==> run a <==
==> flow/design.v <==
module division(input clk, input rst, input start, input [31:0] dividendo, divisor,
                output [31:0] cociente, residuo, output done);
reg [31:0] shift_register;
reg [31:0] pre_divisor;
reg [31:0] cont;
reg idle;                       
reg done_r;                     
reg [15:0] resta, pre_cocido, res, cocido;
always @ (posedge clk) begin
  done_r <= 1'b0;
  if (rst) begin
    idle = 1'b1;
  end else if (idle) begin
    if (start) begin
      cont = 32'b0;
      shift_register = {8'b0, dividendo[15:0]};
      pre_cocido = 16'b0;
      pre_divisor = divisor;
      shift_register = shift_register << 1;
      cont = cont + 1'b1;
      idle = 1'b0;
    end
  end else begin
    if (cont < 5'd17) begin
      if (shift_register[31:16] < pre_divisor[15:0]) begin
        pre_cocido = pre_cocido << 1;
      end else begin
        resta = shift_register[31:16] - pre_divisor[15:0];
        pre_cocido = pre_cocido << 1;
        pre_cocido[0] = 1'b1;
        shift_register[31:16] = resta;
      end
      shift_register = shift_register << 1;
      cont = cont + 1'b1;
    end else begin
      cocido = pre_cocido;
      res = shift_register[31:16]>>1;
      idle = 1'b1;
      done_r <= 1'b1;
    end
  end
end
assign cociente = {16'b0, cocido};
assign residuo = {16'b0, res};
assign done = done_r;
endmodule
==> flow/run.sh <==
#!/bin/bash
# the make line also repeats each setting of config.mk as NAME=value (left out here)
make -C /OpenROAD-flow-scripts/flow DESIGN_CONFIG=/design/flow/config.mk WORK_HOME=/design/flow/orfs CLKGATE_MAP_FILE= finish
==> flow/config.mk <==
export PLATFORM = sky130hd
export DESIGN_NAME = division
export DESIGN_NICKNAME = division
export VERILOG_FILES = /design/flow/design.v
export SDC_FILE = /design/flow/constraint.sdc
export NUM_CORES = 4
export LEC_CHECK = 0
export CAP_MARGIN = 20
export CORE_MARGIN = 2
export CORE_UTILIZATION = 68
export CTS_CLUSTER_DIAMETER = 399
export CTS_CLUSTER_SIZE = 98
export PLACE_DENSITY = 0.6
export SLEW_MARGIN = 20
==> flow/constraint.sdc <==
create_clock -name core_clock -period 10.0 [get_ports {clk}]
set_input_delay 2.0000 -clock core_clock [delete_from_list [all_inputs] [get_ports {clk}]]
set_output_delay 2.0000 -clock core_clock [all_outputs]
set_load 0.01 [all_outputs]
==> run b (differences from run a) <==
--- a/flow/config.mk
+++ b/flow/config.mk
@@ -8,7 +8,5 @@
 export CAP_MARGIN = 20
 export CORE_MARGIN = 2
-export CORE_UTILIZATION = 68
-export CTS_CLUSTER_DIAMETER = 399
-export CTS_CLUSTER_SIZE = 98
+export CORE_UTILIZATION = 66
 export PLACE_DENSITY = 0.6
 export SLEW_MARGIN = 20
==> flow/constraint.sdc (replaced) <==
create_clock -name core_clock -period 3.73 [get_ports {clk}]
set_input_delay 0.7460 -clock core_clock [delete_from_list [all_inputs] [get_ports {clk}]]
set_output_delay 0.7460 -clock core_clock [all_outputs]
set_load 0.01 [all_outputs]
==> impl_metrics.yaml <==
# implementation run metrics
final_timing:
  hold_ws_ns: 0.424
  worst_pin_slew_ns: 0.824
pwr:
  powerComb_mw: 0.293
  swShare_pct: 21.7
detailed_routing:
  wl_met2_mm: 6.00
  wl_met1_mm: 4.61
final_layout:
  fin_nets: 646
  nFillCells: 542
  n_clock_buffer: 22
worst_setup_path:
  path_class: "reg -> reg"
outcome:
  status: "no timing/DRC/antenna violations"
global_route:
  grt_usage_pct: 23.7
(the above is from run b)
==> impl_metrics.yaml <==
# implementation run metrics
final_timing:
  worst_pin_slew_ns: 1.03
  hold_ws_ns: 0.433
pwr:
  swShare_pct: 22.3
  powerComb_mw: 0.109
outcome:
  status: "no timing/DRC/antenna violations"
synth:
  yosysWarnings: 1
final_layout:
  n_clock_buffer: 19
  fin_nets: 642
  nFillCells: 466
detailed_routing:
  wl_met1_mm: 4.62
  wl_met2_mm: 5.88
run:
  max_cap_viol_count: 0
global_route:
  grt_usage_pct: 23.8
worst_setup_path:
  path_class: "in -> reg"
(the above is from run a)

* * *

==> indigo <==
Starts from the design.v that is shown in full above.
Settings: LEC_CHECK=0, ABC_AREA=1, CAP_MARGIN=20, CORE_MARGIN=2, CORE_UTILIZATION=72, CTS_CLUSTER_DIAMETER=193, CTS_CLUSTER_SIZE=10, PLACE_DENSITY=0.6, SETUP_SLACK_MARGIN=-0.24, SLEW_MARGIN=20; clock period 2.46 ns.
run.sh (not shown) runs the stock make flow with config.mk's settings and CLKGATE_MAP_FILE=.
==> inputs of zinc, as changes to indigo <==
Settings changed: ABC_AREA 1 to default, CORE_UTILIZATION 72 to 66, CTS_CLUSTER_DIAMETER 193 to default, CTS_CLUSTER_SIZE 10 to default, PLACE_DENSITY 0.6 to default, SETUP_SLACK_MARGIN -0.24 to -0.19.
==> qor summary <==
| item | zinc | indigo |
|---|---|---|
| Initial core utilization | 67.8% | 73.4% |
| Final core occ | 85.7% | 87.4% |
| Layout Cells excl Fill | 722 | 997 |
| Die extent in y | 101 um | 103 um |
| Yosys aoi share | 4.91% | 4.49% |
| Num rows | 35 | 36 |
| Top achievable clock speed | 0.401 GHz | 0.437 GHz |
| Xor/xnor share | 5.48% | 1.36% |
| Worst Hold Endpoint | cocido[14] | cocido[15] |
| Share of power burned in the clock network | 44.9% | 44.3% |
| Endpoint of the lowest-slack register-to-register path | shift_register[29] | shift_register[23] |
| Wire length of the first global-routing pass | 19500 um | 25700 um |
| Crit path capture | shift_register[29] | shift_register[23] |
| Area share of buffers outside the clock network | 13.4% | 9.59% |
| Post-route cell area | 7880 um^2 | 8430 um^2 |
| Area share of the leading cell type in the synthesized netlist | 60.6% | 53.5% |
| Portion of netlist area occupied by mux cells | 4.95% | 0% |
| Total wirelength of the detailed-routed design | 12500 um | 16000 um |
| Result of the run | failed layout checks | complete, no violations |
| Layout check failures | setup timing | - |
| Layout inverter count without the clock tree | 23 | 120 |
| Power spent charging and discharging nets | 1.27 mW | 1.37 mW |

* * *

==> v17 <==
RTL: the design.v shown in full above, as it stands there.
==> flow/config.mk <==
export PLATFORM = sky130hd
export DESIGN_NAME = division
export DESIGN_NICKNAME = division
export VERILOG_FILES = /design/flow/design.v
export SDC_FILE = /design/flow/constraint.sdc
export NUM_CORES = 4
export LEC_CHECK = 0
export ABC_AREA = 0
export CAP_MARGIN = 5
export CORE_MARGIN = 2
export CORE_UTILIZATION = 51
export CTS_CLUSTER_DIAMETER = 95
export GPL_ROUTABILITY_DRIVEN = 1
export GPL_TIMING_DRIVEN = 0
export MAX_ROUTING_LAYER = met4
export MIN_ROUTING_LAYER = met1
export SLEW_MARGIN = 35
export TNS_END_PERCENT = 60
==> flow/constraint.sdc <==
create_clock -name core_clock -period 4.14 [get_ports {clk}]
set_input_delay 0.8280 -clock core_clock [delete_from_list [all_inputs] [get_ports {clk}]]
set_output_delay 0.8280 -clock core_clock [all_outputs]
set_load 0.01 [all_outputs]
==> v29: changes against v17 <==
Settings changed: CAP_MARGIN 5 to 30, CORE_UTILIZATION 51 to 70, CTS_CLUSTER_DIAMETER 95 to 233, CTS_CLUSTER_SIZE from default to 44, GPL_ROUTABILITY_DRIVEN 1 to default, GPL_TIMING_DRIVEN 0 to default, MAX_ROUTING_LAYER met4 to default, MIN_ROUTING_LAYER met1 to default, SETUP_SLACK_MARGIN from default to 0.73, SLEW_MARGIN 35 to 20, TNS_END_PERCENT 60 to default.
==> flow/constraint.sdc (replaced) <==
create_clock -name core_clock -period 2.47 [get_ports {clk}]
set_input_delay 0.4940 -clock core_clock [delete_from_list [all_inputs] [get_ports {clk}]]
set_output_delay 0.4940 -clock core_clock [all_outputs]
set_load 0.01 [all_outputs]
==> v24: changes against v17 <==
Settings changed: ABC_AREA 0 to default, CAP_MARGIN 5 to 20, CORE_UTILIZATION 51 to 72, CTS_CLUSTER_DIAMETER 95 to default, CTS_CLUSTER_SIZE from default to 39, GPL_ROUTABILITY_DRIVEN 1 to default, GPL_TIMING_DRIVEN 0 to default, MAX_ROUTING_LAYER met4 to default, MIN_ROUTING_LAYER met1 to default, SETUP_SLACK_MARGIN from default to -0.05, SLEW_MARGIN 35 to 20, TNS_END_PERCENT 60 to default.
==> flow/constraint.sdc (replaced) <==
create_clock -name core_clock -period 2.46 [get_ports {clk}]
set_input_delay 0.4920 -clock core_clock [delete_from_list [all_inputs] [get_ports {clk}]]
set_output_delay 0.4920 -clock core_clock [all_outputs]
set_load 0.01 [all_outputs]
==> v38: changes against v17 <==
Settings changed: ABC_AREA 0 to 1, CAP_MARGIN 5 to 20, CORE_UTILIZATION 51 to 68, CTS_CLUSTER_DIAMETER 95 to default, GPL_ROUTABILITY_DRIVEN 1 to default, GPL_TIMING_DRIVEN 0 to default, MAX_ROUTING_LAYER met4 to default, MIN_ROUTING_LAYER met1 to default, PLACE_DENSITY from default to 0.6, SETUP_SLACK_MARGIN from default to 0.13, SLEW_MARGIN 35 to 20, TNS_END_PERCENT 60 to default.
==> flow/constraint.sdc (replaced) <==
create_clock -name core_clock -period 2.46 [get_ports {clk}]
set_input_delay 0.4920 -clock core_clock [delete_from_list [all_inputs] [get_ports {clk}]]
set_output_delay 0.4920 -clock core_clock [all_outputs]
set_load 0.01 [all_outputs]
==> summary.txt <==
impl run done, here's what came out: Leak Pwr=just under 3 nW, post-route setup slack=roughly 1400 ps, outcome=finished clean, routed wl met3=around 560 um, Mapped Cells=482, HP Start=pre_cocido[15], Required @ worst endpoint=4250 ps, total track usage=0.1960, CTS max path bufs=2, Final Non-Filler Cells=around 760
[end of results for v17]
==> summary.txt <==
impl run done, here's what came out: Total Routed Length=approximately 15 mm, final tally of setup violations=0, htree depth=4, Leak Pwr=~3.6 nW, CTS max path bufs=2, Post-Place Cells=about 970, outcome=finished clean, routed wl met3=approximately 1.1 mm, post-route setup slack=roughly 220 ps, Post-synth EDFFs=126, Mapped Cells=~770, Root Buffer=clkbuf_8, top cells, area=edfxtp_1 53%, nand2_1 11%, inv_1 6.2%, Flops=approximately 130, Required @ worst endpoint=~2800 ps, TNS Setup=0 ps
[end of results for v38]
==> summary.txt <==
impl run done, here's what came out: outcome=complete, but fails checks, SO Viols=setup timing, Final Non-Filler Cells=695, Required @ worst endpoint=2830 ps, Flops=128, MI comb cells=between 300 and 400, final tally of setup violations=16, Final Max Tran Viols=0, Synth Cell Area=between 0.006 and 0.007 mm2, Largest type area fraction=0.6065, Worst IR Drop VDD=~0.67 mV, post-route setup slack=-372.0 ps, routed wl met3=around 2.1 mm, Mapped Cells=~480, HP Start=pre_cocido[15], total track usage=0.3358, CTS max path bufs=2
[end of results for v24]
==> summary.txt <==
run metrics: tool error message=[ERROR DPL-0038] Utilization greater than 100%, impossible to legalize, IO Pins=approximately 130, Rows=34, Syn Area/Cell=12.94 um2, Exit stage=4_1_cts, Synth flops=128, Mapped Cells=about 480, outcome=did not finish
[end of results for v29]

* * *

==> inputs of xenon <==
Starts from the design.v that is shown in full above.
Settings: LEC_CHECK=0, ABC_AREA=0, CAP_MARGIN=30, CORE_MARGIN=2, CORE_UTILIZATION=63, CTS_CLUSTER_DIAMETER=233, SLEW_MARGIN=20; clock period 2.47 ns.
==> raven: changes against xenon <==
CORE_UTILIZATION = 72   (was 63)
CTS_CLUSTER_SIZE = 59   (was not set)
SETUP_SLACK_MARGIN = 0.3   (was not set)
==> willow: changes against xenon <==
CORE_UTILIZATION = 65   (was 63)
PLACE_DENSITY_LB_ADDON = 0.09   (was not set)
==> flow/constraint.sdc (replaced) <==
create_clock -name core_clock -period 4.9 [get_ports {clk}]
set_input_delay 0.9800 -clock core_clock [delete_from_list [all_inputs] [get_ports {clk}]]
set_output_delay 0.9800 -clock core_clock [all_outputs]
set_load 0.01 [all_outputs]
==> comparison <==
In xenon the cell area is larger than in willow, by about 1.5%.
In area after synthesis, xenon and willow do not differ.
Hold slack: raven < xenon < willow.
Clock-buffer cell count: xenon > raven > willow.
willow finished clean. raven completed and failed the layout checks on setup timing. xenon completed with no timing, DRC or antenna violations.
The highest setup slack belongs to willow, the lowest to raven.

* * *

==> inputs of v27 <==
Starts from the design.v that is shown in full above.
clock: 4.78 ns
lec_check: 0
abc_area: 1
cap_margin: 20
core_margin: 2
core_utilization: 72
cts_cluster_diameter: 373
cts_cluster_size: 100
place_density: 0.6
slew_margin: 20
tns_end_percent: 5
==> v16 (differences from v27) <==
==> flow/config.mk (replaced) <==
export PLATFORM = sky130hd
export DESIGN_NAME = division
export DESIGN_NICKNAME = division
export VERILOG_FILES = /design/flow/design.v
export SDC_FILE = /design/flow/constraint.sdc
export NUM_CORES = 4
export LEC_CHECK = 0
export CAP_MARGIN = 20
export CORE_MARGIN = 2
export CORE_UTILIZATION = 40
export PLACE_DENSITY = 0.6
export SLEW_MARGIN = 20
==> flow/constraint.sdc (replaced) <==
create_clock -name core_clock -period 4.42 [get_ports {clk}]
set_input_delay 0.8840 -clock core_clock [delete_from_list [all_inputs] [get_ports {clk}]]
set_output_delay 0.8840 -clock core_clock [all_outputs]
set_load 0.01 [all_outputs]
==> v11 (differences from v27) <==
--- a/flow/config.mk
+++ b/flow/config.mk
@@ -10,7 +10,4 @@
 export CORE_MARGIN = 2
-export CORE_UTILIZATION = 72
-export CTS_CLUSTER_DIAMETER = 373
-export CTS_CLUSTER_SIZE = 100
-export PLACE_DENSITY = 0.6
+export CORE_UTILIZATION = 40
+export GPL_TIMING_DRIVEN = 0
 export SLEW_MARGIN = 20
-export TNS_END_PERCENT = 5
==> flow/constraint.sdc (replaced) <==
create_clock -name core_clock -period 2.94 [get_ports {clk}]
set_input_delay 0.5880 -clock core_clock [delete_from_list [all_inputs] [get_ports {clk}]]
set_output_delay 0.5880 -clock core_clock [all_outputs]
set_load 0.01 [all_outputs]
==> results <==
| item | v27 | v16 | v11 |
|---|---|---|---|
| Result of the run | finished clean | finished clean | finished clean |
| Post-route cell area | 0.00833 sq mm | 0.00746 sq mm | 0.00881 sq mm |
| Start point of the critical path | cont[19] | pre_divisor[0] | cont[19] |
| Fraction of area in registers | 45.9% | 51.3% | 43.4% |
| Worst setup path end | shift_register[5] | shift_register[25] | pre_cocido[14] |
| Number of fill cells | 527 | 1,342 | 1,649 |
| Cell with the most instances after synthesis | nand2_1 | edfxtp_1 | nand2_1 |
| Syn-to-layout area delta | 17.7% | 19.6% | 24.5% |
| Number of multi-input combinational cells in the layout | 506 | 317 | 506 |
| Worst R2R Start | cont[19] | pre_divisor[0] | cont[19] |
| Layout Cells excl Fill | 989 | 756 | 1,125 |
| Top sig layer | met5 | met4 | met4 |
| Root Driver | clkbuf_8 | clkbuf_16 | clkbuf_16 |
| Count of plain and timing-repair buffers | 70 | 71 | 114 |
| Clock buffer and inverter area fraction after layout | 6.71% | 6.46% | 6.52% |
| Count of inverters other than clock inverters in the layout | 120 | 23 | 120 |
| Worst EP required | 4.99 ns | 4.56 ns | 3.04 ns |
| Crit-path slowest cell | nor4_1 | o22a_1 | nor4_2 |
| Number of search-and-repair iterations in the first detailed-routing pass | 6 | 4 | 5 |
| Die extent in y | 103 microns | 129 microns | 137 microns |
| Max stage delay on crit path | 0.73 ns | 0.51 ns | 0.52 ns |
| Worst setup skew after layout | 0.0129 ns | 0.00690 ns | 0.0115 ns |
| Pre-CTS setup slack | 1.58 ns | 1.19 ns | 0.0281 ns |
| Psw | 0.707 mW | 0.644 mW | 1.21 mW |

* * *

==> run R <==
// division: RTL as listed in full above, without the edits since
export LEC_CHECK = 0
export ABC_AREA = 1
export CAP_MARGIN = 20
export CORE_MARGIN = 2
export CORE_UTILIZATION = 58
export CTS_CLUSTER_DIAMETER = 354
export CTS_CLUSTER_SIZE = 21
export HOLD_SLACK_MARGIN = 0.29
export PLACE_DENSITY = 0.6
export SLEW_MARGIN = 20
create_clock -name core_clock -period 5.13 [get_ports {clk}]
==> run A (differences from run R) <==
Settings changed: CORE_UTILIZATION 58 to 72, CTS_CLUSTER_DIAMETER 354 to 193, CTS_CLUSTER_SIZE 21 to 95, HOLD_SLACK_MARGIN 0.29 to default, SETUP_SLACK_MARGIN from default to 0.13.
==> flow/constraint.sdc (replaced) <==
create_clock -name core_clock -period 2.46 [get_ports {clk}]
set_input_delay 0.4920 -clock core_clock [delete_from_list [all_inputs] [get_ports {clk}]]
set_output_delay 0.4920 -clock core_clock [all_outputs]
set_load 0.01 [all_outputs]
==> run K (differences from run R) <==
Settings changed: ABC_AREA 1 to default, CORE_UTILIZATION 58 to 40, CTS_CLUSTER_DIAMETER 354 to default, CTS_CLUSTER_SIZE 21 to default, HOLD_SLACK_MARGIN 0.29 to default, SETUP_SLACK_MARGIN from default to 1.24.
==> flow/constraint.sdc (replaced) <==
create_clock -name core_clock -period 4.42 [get_ports {clk}]
set_input_delay 0.8840 -clock core_clock [delete_from_list [all_inputs] [get_ports {clk}]]
set_output_delay 0.8840 -clock core_clock [all_outputs]
set_load 0.01 [all_outputs]
==> run B (differences from run R) <==
Settings changed: ABC_AREA 1 to default, CORE_UTILIZATION 58 to 40, CTS_CLUSTER_DIAMETER 354 to 281, CTS_CLUSTER_SIZE 21 to 98, HOLD_SLACK_MARGIN 0.29 to default, TNS_END_PERCENT from default to 15.
==> flow/constraint.sdc (replaced) <==
create_clock -name core_clock -period 10.0 [get_ports {clk}]
set_input_delay 2.0000 -clock core_clock [delete_from_list [all_inputs] [get_ports {clk}]]
set_output_delay 2.0000 -clock core_clock [all_outputs]
set_load 0.01 [all_outputs]
==> qor summary <==
item	run B	run R	run K	run A
Outcome	no timing/DRC/antenna violations	no timing/DRC/antenna violations	no timing/DRC/antenna violations	no timing/DRC/antenna violations
Fin cells	757	1002	761	995
Register share of total power	0.466	0.478	0.462	0.468
NetSw	0.279 mW	0.606 mW	0.684 mW	1.40 mW
Die Outline Area	16600 µm²	13100 µm²	16600 µm²	10600 µm²
Final Worst Setup Slack	5.63 ns	2.41 ns	1.49 ns	0.264 ns
Complex Gates by Area	0.0491	0.0449	0.0491	0.0449
Final core area utilization	0.496	0.694	0.500	0.872
Fill cells	1358	930	1340	508
Met3 WL post-DR	395 µm	687 µm	458 µm	1070 µm
Clock-pin slew of the registers on the worst-case setup and hold paths	0.05 ns	0.06 ns	0.06 ns	0.06 ns
Count of TritonRoute iterations in the first routing pass	4	5	4	5
Max stage delay on crit path	0.84 ns	0.70 ns	0.79 ns	0.37 ns
Power is estimated from default activity; no workload was simulated.
